## WorkingFinal
module WorkingFinal(input clk, input reset, input wire[15:0] mem_rdata, output wire[15:0] mem_addr, output wire[15:0] mem_wdata, output wire mem_we, output wire halt);
Size in the first run: about 3,000 cells after synthesis, ~240 flip-flops.
make LEC_CHECK=0 CAP_MARGIN=20 CORE_MARGIN=2 CORE_UTILIZATION=70 CTS_CLUSTER_SIZE=37 HOLD_SLACK_MARGIN=0.3 SETUP_SLACK_MARGIN=4.5 SLEW_MARGIN=20 finish   # period 30.8 ns
run.sh (not shown) runs the stock make flow with config.mk's settings and CLKGATE_MAP_FILE=.
The baseline did not get past global routing with GRT-0232.
Rerun with:
Settings changed: ABC_AREA set to 1, CORE_UTILIZATION 70 to 64, CTS_CLUSTER_SIZE 37 to unset, HOLD_SLACK_MARGIN 0.3 to unset, SETUP_SLACK_MARGIN 4.5 to unset.
Clock period 30.8 ns to 39.6 ns, I/O delays scaled along.
Outcome: With this change the flow went through all stages and came out clean; area after synthesis shrinks by 4.7%; die size climbs by 4.1%; synthesized cell count rose by 11%.
Rerun with:
Settings changed: ABC_AREA 1 to unset, CORE_UTILIZATION 64 to 65, SETUP_SLACK_MARGIN set to 5.0.
Clock period 39.6 ns to 30.0 ns, I/O delays scaled along.
Now the flow aborted during global routing.
Die area is higher by 3.3%.
Synthesized area is higher by 5.0%.
Synthesized cell count is lower by 10%.

---

WorkingFinal again, from the RTL that the note above started with.
export LEC_CHECK = 0
export CAP_MARGIN = 20
export CORE_MARGIN = 2
export CORE_UTILIZATION = 69
export MAX_ROUTING_LAYER = met4
export PLACE_DENSITY = 0.62
export SLEW_MARGIN = 20
export TNS_END_PERCENT = 5
create_clock -name core_clock -period 25.7 [get_ports {clk}]
The baseline finished with negative setup slack left.
Change:
Settings changed: CORE_UTILIZATION 69 to 63, PLACE_DENSITY 0.62 to unset, SETUP_SLACK_MARGIN set to 5.0, TNS_END_PERCENT 5 to unset.
Clock period 25.7 ns to 30.0 ns, I/O delays scaled along.
- With this change the flow failed in global routing (5_1_grt) on ODB-0269
- synthesized cell count does not change
- die size increases by roughly a tenth
- area after synthesis stays the same
Change:
Settings changed: CORE_UTILIZATION 63 to 40, MAX_ROUTING_LAYER met4 to unset, SETUP_SLACK_MARGIN 5.0 to unset.
Clock period 30.0 ns to 29.0 ns, I/O delays scaled along.
What happened:
- This time the run produced a clean layout
- die size went up by well over a third
- synthesized area stays the same
- synthesized cell count is unchanged
Change:
Settings changed: ABC_AREA set to 1, CORE_UTILIZATION 40 to 71.
Clock period 29.0 ns to 36.0 ns, I/O delays scaled along.
Outcome: The changed run finished clean; via count increases by 2.8%; global-route usage increases by 18 points; fmax decreases by 16%.
Change:
Settings changed: ABC_AREA 1 to unset, CORE_UTILIZATION 71 to 40.
The changed run went through all stages and came out clean.
Setup slack got worse by 870 ps.
Synthesized cell count goes down by about 10%.
Worst hold slack got worse by 12 ps.
Core utilization goes down by 32 points.
Flip-flop count stays the same.
Die size went up by about 80%.

---

run A:
WorkingFinal again, from the RTL that the note above started with.
export LEC_CHECK = 0
export ABC_AREA = 1
export CAP_MARGIN = 20
export CORE_MARGIN = 2
export CORE_UTILIZATION = 58
export HOLD_SLACK_MARGIN = -0.08
export SLEW_MARGIN = 20
create_clock -name core_clock -period 16.4 [get_ports {clk}]
Run A never completed; the flow aborted with a tool error in global routing.
#### Input delta (run B over run A)
Settings: changing CORE_UTILIZATION from 58 to 40; removing HOLD_SLACK_MARGIN (formerly -0.08); removing ABC_AREA (formerly 1); changing the clock period (ns, I/O delays scaled along) from 16.4 to 30.0.
### Flow results
Run B reached the final stage; the timing, DRC and antenna checks on its layout passed. In run B relative to run A, number of nets at floorplan had gone down by a little under 10%. Comparing run A and run B, the lower mux contribution to synthesized area was measured on run A. In the tables for run A and run B, HPWL after detailed placement reads higher with run B. Run A and run B ended up with roughly the same maximum buffer depth of the clock tree. Run B against run A: post-synth area from yosys stat rose 0.0011 sq mm, share of synthesized cell area in and, or, nand and nor gates shrank by 7.6 points.
For run C, these inputs were changed with respect to run B:
Settings: a change of CAP_MARGIN from 20 to 10; an added CELL_PAD_IN_SITES_GLOBAL_PLACEMENT of 2; an added PLACE_DENSITY_LB_ADDON of 0.02; an added CELL_PAD_IN_SITES_DETAIL_PLACEMENT of 1; a change of SLEW_MARGIN from 20 to 35; an added HOLD_SLACK_MARGIN of 0.19.
## What came out
Comparing run B against run C, there is no change at all in yosys synthesis chip area. Synthesized area came out exactly the same in run C and run B. Post-synthesis to final-layout area growth | run C above run B. Diff run B -> run C: total track usage rose by 3.4 points; core occupancy in the finished layout rose by 0.66 points.
The inputs of run D differ from those of run C as listed below.
Settings: SETUP_SLACK_MARGIN: unset -> 5.0; CORE_ASPECT_RATIO: unset -> 1.81; TNS_END_PERCENT: unset -> 5; CORE_UTILIZATION: 40 -> 66; PLACE_DENSITY_LB_ADDON: 0.02 -> unset; CELL_PAD_IN_SITES_GLOBAL_PLACEMENT: 2 -> unset; MAX_ROUTING_LAYER: unset -> met4; CAP_MARGIN: 10 -> 20; HOLD_SLACK_MARGIN: 0.19 -> unset; SLEW_MARGIN: 35 -> 20; CELL_PAD_IN_SITES_DETAIL_PLACEMENT: 1 -> unset.
### Flow results
Run D: aborted in global routing (tool error). Diff run C -> run D: die width now smaller; post-CTS setup-driven buffer insertion count now larger; pre-CTS setup slack now larger; initial core utilization now larger; final weighted congestion in routability-driven placement now larger. From run C to run D the numbers moved as follows: area of the core shows a reduction of 0.023 sq mm, die area shows a reduction of about 40%, standard cell area after detailed placement shows a reduction of about 1.1%, summed instance area of the synthesized netlist shows no meaningful change, count of cells resized by post-cts repair shows an increase of 186. Comparing run C with run D, the proportion of register bits with asynchronous set or reset after synthesis came out essentially unchanged.
Edits applied to the flow inputs when going from run D to run E:
Settings: clearing MAX_ROUTING_LAYER, which used to be met4; clearing SETUP_SLACK_MARGIN, which used to be 5.0; clearing CORE_ASPECT_RATIO, which used to be 1.81; swapping 66 for 49 in CORE_UTILIZATION; clearing TNS_END_PERCENT, which used to be 5; swapping 30.0 for 29.0 in the clock period (ns, I/O delays scaled along).
[summary]
- Run E: all stages complete, timing, DRC and antenna checks passed
- Run E vs. run D: instance area after placement increased 240 sq um, die size went up, number of buffers added by the clock tree synthesis step has increased, cell total after placement shows an increase of about 6%, starting density of the core went down 17 points.
- On placer's final routability congestion estimate, the lower figure sits with run E, not run D.

---

run 1:
WorkingFinal again, from the RTL that the note above started with.
clock: 21.0 ns
lec_check: 0
abc_area: 1
cap_margin: 20
core_margin: 2
core_utilization: 69
cts_cluster_diameter: 229
cts_cluster_size: 74
max_routing_layer: met4
place_density: 0.36
setup_slack_margin: 3.98
slew_margin: 20
tns_end_percent: 5
Run 1: it failed during global routing, and the tool reported GRT-0232.
What run 2 does differently from run 1 at the input level:
# run 1
export LEC_CHECK = 0
export ABC_AREA = 1
export CAP_MARGIN = 20
export CORE_MARGIN = 2
export CORE_UTILIZATION = 69
export CTS_CLUSTER_DIAMETER = 229
export CTS_CLUSTER_SIZE = 74
export MAX_ROUTING_LAYER = met4
export PLACE_DENSITY = 0.36
export SETUP_SLACK_MARGIN = 3.98
export SLEW_MARGIN = 20
export TNS_END_PERCENT = 5
create_clock -name core_clock -period 21.0 [get_ports {clk}]
# run 2
export LEC_CHECK = 0
export CAP_MARGIN = 20
export CORE_MARGIN = 2
export CORE_UTILIZATION = 58
export SETUP_SLACK_MARGIN = 5.0
export SLEW_MARGIN = 20
export TNS_END_PERCENT = 5
create_clock -name core_clock -period 30.0 [get_ports {clk}]
==> results <==
Run 2 completed; timing, DRC and antenna clean. Die outline width: run 2 > run 1. Against run 1, run 2 comes in 16 higher on number of buffers inserted during clock tree synthesis. In run 2, the post-synthesis net count came out 339 below the value in run 1. Relative to run 1, the placed instance area measured on run 2 has decreased by a little under 10%. Run 2 reports a higher cell area after synthesis than run 1 does.
[inputs] run 3 vs run 2
# run 2
export LEC_CHECK = 0
export CAP_MARGIN = 20
export CORE_MARGIN = 2
export CORE_UTILIZATION = 58
export SETUP_SLACK_MARGIN = 5.0
export SLEW_MARGIN = 20
export TNS_END_PERCENT = 5
create_clock -name core_clock -period 30.0 [get_ports {clk}]
# run 3
export LEC_CHECK = 0
export CAP_MARGIN = 15
export CELL_PAD_IN_SITES_DETAIL_PLACEMENT = 1
export CORE_MARGIN = 2
export CORE_UTILIZATION = 40
export SLEW_MARGIN = 0
create_clock -name core_clock -period 30.0 [get_ports {clk}]
==> comparison <==
From run 2 to run 3, sequential cell count did not move at all.
Looking at number of detailed-routing iterations run before antenna repair across run 2 and run 3, the one that comes out lower is run 3.
When the final numbers for run 2 and run 3 were put side by side, the critical path arrival turned out to be greater in run 3.
Lower number of tap cells inserted was reported by run 2, not run 3.
Critical path depth: run 3 < run 2
Area of the core was lower in run 2 than in run 3.
Diff run 2 -> run 3: detail-routed via count per cell lost about 9%; flop-to-flop setup slack now sits lower; non-clock buffer count in the final layout went down by 54%.
Modified inputs, run 4 compared to run 3
# run 3
export LEC_CHECK = 0
export CAP_MARGIN = 15
export CELL_PAD_IN_SITES_DETAIL_PLACEMENT = 1
export CORE_MARGIN = 2
export CORE_UTILIZATION = 40
export SLEW_MARGIN = 0
create_clock -name core_clock -period 30.0 [get_ports {clk}]
# run 4
export LEC_CHECK = 0
export CAP_MARGIN = 0
export CORE_MARGIN = 2
export CORE_UTILIZATION = 40
export SLEW_MARGIN = 0
create_clock -name core_clock -period 30.0 [get_ports {clk}]
### Flow results
- Compared with run 3, highest achievable clock rate in run 4 increased slightly.
- Summary: with run 3 as the reference, via count in run 4 moved down by a few percent.
- NOTE area of all placed cells without fillers run 3->run 4 decreased slightly
- Density: run 4 sparser than run 3
- Diff run 3 -> run 4: violation count after the first detailed-route iteration +533, setup slack +0.25 ns, hold slack ~0 delta.
- Compared with run 3, run 4 shows a lower total wire length.
- Per the comparison of run 4 with run 3, share of final layout cell area taken by clock buffers and inverters did not really move.
Modified inputs, run 5 compared to run 4
# run 4
export LEC_CHECK = 0
export CAP_MARGIN = 0
export CORE_MARGIN = 2
export CORE_UTILIZATION = 40
export SLEW_MARGIN = 0
create_clock -name core_clock -period 30.0 [get_ports {clk}]
# run 5
export LEC_CHECK = 0
export CAP_MARGIN = 20
export CORE_MARGIN = 2
export CORE_UTILIZATION = 40
export CTS_CLUSTER_SIZE = 80
export MIN_ROUTING_LAYER = met1
export SLEW_MARGIN = 35
export TNS_END_PERCENT = 25
create_clock -name core_clock -period 30.0 [get_ports {clk}]
Results
In terms of achievable clock frequency, run 5 and run 4 differ only marginally. On summed area of non-filler cells in the final layout, run 4 tracks run 5 almost exactly. Tally of non-filler cells in the final layout essentially unchanged between run 4 and run 5. In the reports for run 4 and run 5, the smaller total of clock buffers placed in the layout belongs to run 4.
Here is what was changed in the inputs of run 6 compared with run 5.
# run 5
export LEC_CHECK = 0
export CAP_MARGIN = 20
export CORE_MARGIN = 2
export CORE_UTILIZATION = 40
export CTS_CLUSTER_SIZE = 80
export MIN_ROUTING_LAYER = met1
export SLEW_MARGIN = 35
export TNS_END_PERCENT = 25
create_clock -name core_clock -period 30.0 [get_ports {clk}]
# run 6
export LEC_CHECK = 0
export ABC_AREA = 1
export CAP_MARGIN = 20
export CELL_PAD_IN_SITES_DETAIL_PLACEMENT = 2
export CORE_MARGIN = 6
export CORE_UTILIZATION = 40
export CTS_CLUSTER_SIZE = 22
export MIN_ROUTING_LAYER = met1
export SETUP_SLACK_MARGIN = 0.75
export SLEW_MARGIN = 35
export TNS_END_PERCENT = 25
create_clock -name core_clock -period 17.2 [get_ports {clk}]
==> results <==
Run 6 is listed as incomplete: the tool reported an error in detailed placement and the run ended there.
Die height of run 6 exceeds that of run 5 slightly.
Per the comparison of run 6 with run 5, synthesis area per yosys shrank by 4.7%; die outline width grew by 0.88%.
Compared to run 5, run 6 was floorplanned on a bigger die.
Synthesized instance count grows by more than 10% when moving from run 5 to run 6.
Run 5 → run 6: floorplan row count has decreased; count of distinct cell types in the synthesized netlist now smaller.
